== middle ==
// uSFFT
module uSFFT #(
    parameter BITWIDTH = 8,
    parameter BINPUT = 2
) (
    input wire iClk,
    input wire iRstN,
    input wire loadW,
    input wire iClr,
    input wire iAReal0,
    input wire iAImg0,
    input wire iAReal1,
    input wire iAImg1,
    input wire iBReal0,
    input wire iBImg0,
    input wire iBReal1,
    input wire iBImg1,
    input wire [BITWIDTH-1:0] iwReal,
    input wire [BITWIDTH-1:0] iwImg,
    output wire oCReal0,
    output wire oCImg0,
    output wire oCReal1,
    output wire oCImg1,
    output wire oDReal0,
    output wire oDImg0,
    output wire oDReal1,
    output wire oDImg1
);
Settings: LEC_CHECK=0, ABC_AREA=0, CAP_MARGIN=35, CELL_PAD_IN_SITES_DETAIL_PLACEMENT=1, CORE_ASPECT_RATIO=1.12, CORE_MARGIN=10, CORE_UTILIZATION=55, CTS_CLUSTER_DIAMETER=54, CTS_CLUSTER_SIZE=96, GPL_ROUTABILITY_DRIVEN=0, GPL_TIMING_DRIVEN=0, MAX_ROUTING_LAYER=met4, PLACE_DENSITY=0.57, SETUP_SLACK_MARGIN=-0.12, SLEW_MARGIN=20, TNS_END_PERCENT=90; clock period 4.18 ns.
run.sh (not shown) runs the stock make flow with config.mk's settings and CLKGATE_MAP_FILE=.
### middle -> east
# middle
export LEC_CHECK = 0
export ABC_AREA = 0
export CAP_MARGIN = 35
export CELL_PAD_IN_SITES_DETAIL_PLACEMENT = 1
export CORE_ASPECT_RATIO = 1.12
export CORE_MARGIN = 10
export CORE_UTILIZATION = 55
export CTS_CLUSTER_DIAMETER = 54
export CTS_CLUSTER_SIZE = 96
export GPL_ROUTABILITY_DRIVEN = 0
export GPL_TIMING_DRIVEN = 0
export MAX_ROUTING_LAYER = met4
export PLACE_DENSITY = 0.57
export SETUP_SLACK_MARGIN = -0.12
export SLEW_MARGIN = 20
export TNS_END_PERCENT = 90
create_clock -name core_clock -period 4.18 [get_ports {iClk}]
# east
export LEC_CHECK = 0
export CAP_MARGIN = 20
export CORE_MARGIN = 2
export CORE_UTILIZATION = 55
export CTS_CLUSTER_SIZE = 100
export SLEW_MARGIN = 20
create_clock -name core_clock -period 3.36 [get_ports {iClk}]
- east: PASS, flow complete, no timing, DRC or antenna violations
- On non-clock inverter instance count of the final layout, east and middle are neck and neck.
- Compared with middle, in east power rose about 27%, sequential share of cell area fell 0.46 points, worst-path maximum fanout fell 5, clock skew after layout fell 7.3 ps.

---

Setup of run A:
uSFFT again, from the RTL that the note above started with.
Settings: LEC_CHECK=0, CAP_MARGIN=35, CELL_PAD_IN_SITES_DETAIL_PLACEMENT=1, CELL_PAD_IN_SITES_GLOBAL_PLACEMENT=1, CORE_MARGIN=2, CORE_UTILIZATION=66, GPL_ROUTABILITY_DRIVEN=0, GPL_TIMING_DRIVEN=1, MIN_ROUTING_LAYER=met1, PLACE_DENSITY=0.51, SLEW_MARGIN=5, TNS_END_PERCENT=35; clock period 4.58 ns.
Run status, run A: aborted in clock tree synthesis, error DPL-0033
What run B does differently from run A at the input level:
- swapping 35 for 20 in CAP_MARGIN
- clearing MIN_ROUTING_LAYER, which used to be met1
- swapping 66 for 40 in CORE_UTILIZATION
- swapping 5 for 20 in SLEW_MARGIN
- clearing GPL_TIMING_DRIVEN, which used to be 1
- clearing TNS_END_PERCENT, which used to be 35
- clearing PLACE_DENSITY, which used to be 0.51
- clearing CELL_PAD_IN_SITES_GLOBAL_PLACEMENT, which used to be 1
- putting SETUP_SLACK_MARGIN at -0.28 where nothing was set
- clearing CELL_PAD_IN_SITES_DETAIL_PLACEMENT, which used to be 1
- clearing GPL_ROUTABILITY_DRIVEN, which used to be 0
- swapping 4.58 for 3.03 in the clock period (ns, I/O delays scaled along)
Notes after the runs:
- As far as synthesized instance count goes, run A and run B are indistinguishable; the numbers are identical.
- Taking run A over run B, the horizontal extent of the die ratio works out to 0.78.
- Diff run A -> run B: area of the chip went up 0.032 sq mm, proportion of synthesized chip area in sequential cells held, placed standard-cell area went up 750 sq um, total cell area reported by yosys after synthesis held, number of instances in the placed design went up 427.
- Run B ran to completion and came out clean on the timing, DRC and antenna checks.
- Diff run A -> run B: cell row count increased by 23 relative to the old numbers, placeable core region now larger.
What run C does differently from run B at the input level:
- CELL_PAD_IN_SITES_GLOBAL_PLACEMENT: unset -> 1
- CAP_MARGIN: 20 -> 35
- SETUP_SLACK_MARGIN: -0.28 -> 0.02
- the clock period (ns, I/O delays scaled along): 3.03 -> 4.0
Notes after the runs:
The run showing the smaller clock-buffer cell count is run B.
Against run B as the reference, run C delivers a lower overall power.
Run B -> run C: total cells reported by yosys after synthesis delta 0, exact match
Compared run C vs run B, and final worst hold slack is down in run C.
Diff run B -> run C: final critical-path share of the clock period saw a decrease; number of pins with negative max-slew slack in the final report shows no meaningful change; post-route met1 wirelength has increased.

---

uSFFT again, from the RTL that the note above started with.
Settings: LEC_CHECK=0, CAP_MARGIN=30, CORE_ASPECT_RATIO=1.61, CORE_MARGIN=8, CORE_UTILIZATION=24, CTS_CLUSTER_SIZE=93, GPL_TIMING_DRIVEN=1, MAX_ROUTING_LAYER=met4, MIN_ROUTING_LAYER=met2, PLACE_DENSITY_LB_ADDON=0.13, SLEW_MARGIN=35, TNS_END_PERCENT=5; clock period 5.08 ns.
Next try:
CAP_MARGIN = 20   (was 30)
CORE_ASPECT_RATIO = default   (was 1.61)
CORE_MARGIN = 2   (was 8)
CORE_UTILIZATION = 63   (was 24)
CTS_CLUSTER_SIZE = 97   (was 93)
GPL_TIMING_DRIVEN = default   (was 1)
MAX_ROUTING_LAYER = default   (was met4)
MIN_ROUTING_LAYER = default   (was met2)
PLACE_DENSITY_LB_ADDON = default   (was 0.13)
SLEW_MARGIN = 20   (was 35)
TNS_END_PERCENT = default   (was 5)
clock period = 2.45 ns   (was 5.08 ns; I/O delays follow)
Now the flow reached the layout checks and failed them: negative setup slack.
Power rose by 110%.
Sequential power is higher by 110%.
Cell area rises by 0.62%.
Worst setup slack gets worse by 2000 ps.
Die area shrinks by 64%.
Clock skew rises by 4.6 ps.
First-iteration DRC count went down by 40%.
Synthesized cell count stays the same.
Next try:
CORE_UTILIZATION = 65   (was 63)
CTS_CLUSTER_SIZE = 41   (was 97)
SETUP_SLACK_MARGIN = 0.79   (was default)
clock period = 3.13 ns   (was 2.45 ns; I/O delays follow)
Outcome: Now the flow produced a clean layout; cell area decreases by about 2%; setup slack improves by 640 ps; cell count came out lower by 1.5%; power fell by 23%; clock power drops by 24%.

---

JK:
uSFFT again, from the RTL that the note above started with.
## uSFFT
module uSFFT #(
    parameter BITWIDTH = 8,
    parameter BINPUT = 2
) (
    input wire iClk,
    input wire iRstN,
    input wire loadW,
    input wire iClr,
    input wire iAReal0,
    input wire iAImg0,
    input wire iAReal1,
    input wire iAImg1,
    input wire iBReal0,
    input wire iBImg0,
    input wire iBReal1,
    input wire iBImg1,
    input wire [BITWIDTH-1:0] iwReal,
    input wire [BITWIDTH-1:0] iwImg,
    output wire oCReal0,
    output wire oCImg0,
    output wire oCReal1,
    output wire oCImg1,
    output wire oDReal0,
    output wire oDImg0,
    output wire oDReal1,
    output wire oDImg1
);
export LEC_CHECK = 0
export CAP_MARGIN = 35
export CELL_PAD_IN_SITES_DETAIL_PLACEMENT = 0
export CORE_MARGIN = 2
export CORE_UTILIZATION = 72
export CTS_CLUSTER_SIZE = 41
export GPL_ROUTABILITY_DRIVEN = 1
export PLACE_DENSITY = 0.36
export SLEW_MARGIN = 20
export TNS_END_PERCENT = 90
create_clock -name core_clock -period 1.72 [get_ports {iClk}]
Flow for JK halted at 5_1_grt, error code ODB-0269.
Changes in PW relative to JK:
Settings: PLACE_DENSITY no longer set, was 0.36; TNS_END_PERCENT no longer set, was 90; CELL_PAD_IN_SITES_DETAIL_PLACEMENT no longer set, was 0; GPL_ROUTABILITY_DRIVEN no longer set, was 1; CAP_MARGIN now 20, was 35; CTS_CLUSTER_SIZE no longer set, was 41; the clock period (ns, I/O delays scaled along) now 3.24, was 1.72.
Findings:
The final report for PW shows a completed flow and a layout that fails verification, specifically hold timing. PW: number of buffers inserted to repair setup after CTS is 32 lower than what JK reported. On PW: number of hold buffers added after cts is 1 lower than what JK gave. From PW to JK, gate count after technology mapping did not move at all. Of JK and PW, the run reporting the higher final weighted congestion in routability-driven placement was JK. Comparing PW against JK, there is no change at all in I/O pin count. Against JK, PW reports a pre-CTS setup slack that is higher. PW -> JK: count of standard-cell rows delta 0, exact match. From JK to PW the numbers moved as follows: number of buffers created by CTS increased 1.7%; initial cell density of the core essentially unchanged; placeable core region essentially unchanged. Compared to JK, PW has number of cells upsized or downsized after cts 180 lower.
Power figures rest on the tool's default switching activity, not on a simulated workload.
